==> flow/design.v (excerpt) <==
module c6502
(
    input               clock,
    input               ce,
    input               reset_n,
    output      [15:0]  address,
    input       [ 7:0]  in,
    output reg  [ 7:0]  out,
    output reg          we
);
assign address = cp ? ab : pc;
localparam
    LDC = 0,
    ZP  = 1,    ZPX = 2,    ZPY = 3,
    ABS = 4,    ABX = 5,    ABY = 6,    ABZ = 7,
    IX  = 8,    IX2 = 9,    IX3 = 10,
    IY  = 11,   IY2 = 12,   IY3 = 13,
    RUN = 14,   BRA = 15,
    JP1 = 16,   JP2 = 17,
    JND = 18,   TRM = 19,   POP = 20,   JSR = 21,
    RTS = 22;
localparam
    ORA = 0,    AND = 1,    EOR = 2,    ADC = 3,
    STA = 4,    LDA = 5,    CMP = 6,    SBC = 7,
    ASL = 8,    ROL = 9,    LSR = 10,   ROR = 11,
    BIT = 13,   DEC = 14,   INC = 15;
localparam
    DST_A = 0,  DST_X = 1,  DST_Y = 2,  DST_S = 3,
    SRC_D = 0,  SRC_X = 1,  SRC_Y = 2,  SRC_A = 3;
reg [ 7:0]  a, x, y, s, p;
reg         cp;
reg [ 4:0]  t;           
reg [ 2:0]  m;           
reg [15:0]  ab, pc;
reg [ 7:0]  op, w;       
reg [ 3:0]  alu;         
reg [ 1:0]  dst, src;
wire [8:0] zpx = in + x;
wire [8:0] zpy = in + y;
wire [3:0] bra = {p[1], p[0], p[6], p[7]};  
wire [7:0] sn  = s + 1;
always @(posedge clock)
if (reset_n == 1'b0) begin
    p  <= 8'b01100001;
    t  <= 1'b0;
    cp <= 1'b0;
    pc <= 16'h0000;
    a  <= 8'h80;
    x  <= 8'hFE;
    y  <= 8'hDA;
    s  <= 8'h00;
    we <= 1'b0;
end
else if (ce) begin
    we  <= 1'b0;
    case (t)
    LDC: begin
        pc  <= pc + 1;
        m   <= 0;
        op  <= in;
        dst <= DST_A;
        src <= SRC_D;
        casex (in)
        8'b010_011_00: t <= JP1;  
        8'b011_011_00: t <= JND;  
        8'b001_000_00: t <= JSR;  
        8'b011_000_00: t <= RTS;  
        8'bxxx_000_x1: t <= IX;
        8'bxxx_010_x1,
        8'b1xx_000_x0: t <= RUN;  
        8'bxxx_100_x1: t <= IY;
        8'bxxx_110_x1: t <= ABY;
        8'bxxx_001_xx: t <= ZP;
        8'bxxx_011_xx,
        8'b001_000_00: t <= ABS;
        8'b10x_101_1x: t <= ZPY;
        8'bxxx_101_xx: t <= ZPX;
        8'b10x_111_1x: t <= ABY;
        8'bxxx_111_xx: t <= ABX;
  ...
clock: 5.01 ns
lec_check: 0
cap_margin: 20
cell_pad_in_sites_global_placement: 0
core_margin: 2
core_utilization: 71
cts_cluster_size: 47
gpl_timing_driven: 1
max_routing_layer: met4
place_density_lb_addon: 0.0
setup_slack_margin: 1.44
slew_margin: 25
tns_end_percent: 5
run.sh (not shown) runs the stock make flow with config.mk's settings and CLKGATE_MAP_FILE=.
The first run ran to the end with no violations.
Then changed:
--- a/flow/config.mk
+++ b/flow/config.mk
@@ -6,5 +6,5 @@
 export NUM_CORES = 4
 export LEC_CHECK = 0
-export CAP_MARGIN = 20
+export CAP_MARGIN = 0
 export CELL_PAD_IN_SITES_GLOBAL_PLACEMENT = 0
 export CORE_MARGIN = 2
@@ -14,5 +14,5 @@
 export MAX_ROUTING_LAYER = met4
 export PLACE_DENSITY_LB_ADDON = 0.0
-export SETUP_SLACK_MARGIN = 1.44
+export SETUP_SLACK_MARGIN = 1.18
 export SLEW_MARGIN = 25
-export TNS_END_PERCENT = 5
+export TNS_END_PERCENT = 75
==> flow/constraint.sdc (replaced) <==
create_clock -name core_clock -period 4.02 [get_ports {clock}]
set_input_delay 0.8040 -clock core_clock [delete_from_list [all_inputs] [get_ports {clock}]]
set_output_delay 0.8040 -clock core_clock [all_outputs]
set_load 0.01 [all_outputs]
With this change the flow failed in global routing (5_1_grt). Area after synthesis does not change. Die size is unchanged. Synthesized cell count does not change.

run 1:
Starting RTL as in the previous note.
Settings: LEC_CHECK=0, ABC_AREA=1, CAP_MARGIN=0, CELL_PAD_IN_SITES_GLOBAL_PLACEMENT=3, CORE_ASPECT_RATIO=1.85, CORE_MARGIN=5, CORE_UTILIZATION=27, CTS_CLUSTER_DIAMETER=117, CTS_CLUSTER_SIZE=42, GPL_ROUTABILITY_DRIVEN=1, GPL_TIMING_DRIVEN=1, MAX_ROUTING_LAYER=met4, PLACE_DENSITY_LB_ADDON=0.19, SETUP_SLACK_MARGIN=1.9, SLEW_MARGIN=35, TNS_END_PERCENT=75; clock period 8.02 ns.
Input-level comparison between run 2 and run 1:
# run 1
export LEC_CHECK = 0
export ABC_AREA = 1
export CAP_MARGIN = 0
export CELL_PAD_IN_SITES_GLOBAL_PLACEMENT = 3
export CORE_ASPECT_RATIO = 1.85
export CORE_MARGIN = 5
export CORE_UTILIZATION = 27
export CTS_CLUSTER_DIAMETER = 117
export CTS_CLUSTER_SIZE = 42
export GPL_ROUTABILITY_DRIVEN = 1
export GPL_TIMING_DRIVEN = 1
export MAX_ROUTING_LAYER = met4
export PLACE_DENSITY_LB_ADDON = 0.19
export SETUP_SLACK_MARGIN = 1.9
export SLEW_MARGIN = 35
export TNS_END_PERCENT = 75
create_clock -name core_clock -period 8.02 [get_ports {clock}]
# run 2
export LEC_CHECK = 0
export CAP_MARGIN = 20
export CORE_MARGIN = 2
export CORE_UTILIZATION = 63
export SLEW_MARGIN = 20
create_clock -name core_clock -period 4.49 [get_ports {clock}]
No stage failed in run 2, and the final checks on the layout all came back clean.
Re total of buffers placed on input and output ports: no difference whatsoever between run 2 and run 1.
Against run 1, run 2 reports a delay contributed by the slowest stage of the critical path that is lower.
Per the comparison of run 2 with run 1, worst hold path depth flat; count of mapped cells out of synthesis down 16%; number of standard cells in the layout, taps in and fillers out down 655.
Relative to run 2, the following input files were edited for run 3:
# run 2
export LEC_CHECK = 0
export CAP_MARGIN = 20
export CORE_MARGIN = 2
export CORE_UTILIZATION = 63
export SLEW_MARGIN = 20
create_clock -name core_clock -period 4.49 [get_ports {clock}]
# run 3
export LEC_CHECK = 0
export CAP_MARGIN = 20
export CORE_MARGIN = 2
export CORE_UTILIZATION = 40
export SLEW_MARGIN = 20
create_clock -name core_clock -period 7.24 [get_ports {clock}]
Findings:
Diff run 3 and run 2: instance count on the critical path lower in run 3. Status: multiplexer share of the synthesized area parity (run 3, run 2). Looking at overall power after layout, run 3 sits 2.0 mW lower than run 2 does. From run 2 to run 3 the numbers moved as follows: global routing met2 resource utilization fell 23 points, share of final layout cell area taken by clock buffers and inverters picked up an extra 0.21 points. Re worst setup slack after layout: run 3 and run 2 aren't equal, and the lower value belongs to run 2. What run 3 reported for leakage power summed over all cells has to be multiplied by 1.10 to get the figure for run 2. Height of the die in run 3 is about 25% higher than in run 2.
> inputs changed (run 3 -> run 4)
# run 3
export LEC_CHECK = 0
export CAP_MARGIN = 20
export CORE_MARGIN = 2
export CORE_UTILIZATION = 40
export SLEW_MARGIN = 20
create_clock -name core_clock -period 7.24 [get_ports {clock}]
# run 4
export LEC_CHECK = 0
export CAP_MARGIN = 20
export CORE_MARGIN = 2
export CORE_UTILIZATION = 72
export PLACE_DENSITY_LB_ADDON = 0.0
export SLEW_MARGIN = 20
create_clock -name core_clock -period 6.99 [get_ports {clock}]
## What came out
Run 3 → run 4: total of clock buffers placed in the layout -6, initial antenna violation count increased by 1 relative to the old numbers, fraction of registers with async set/reset held steady, largest fanout on the critical path stayed essentially flat.
Run 3 has lower total power than run 4.
No activity file was given, so power comes from the tool's default toggle rates.
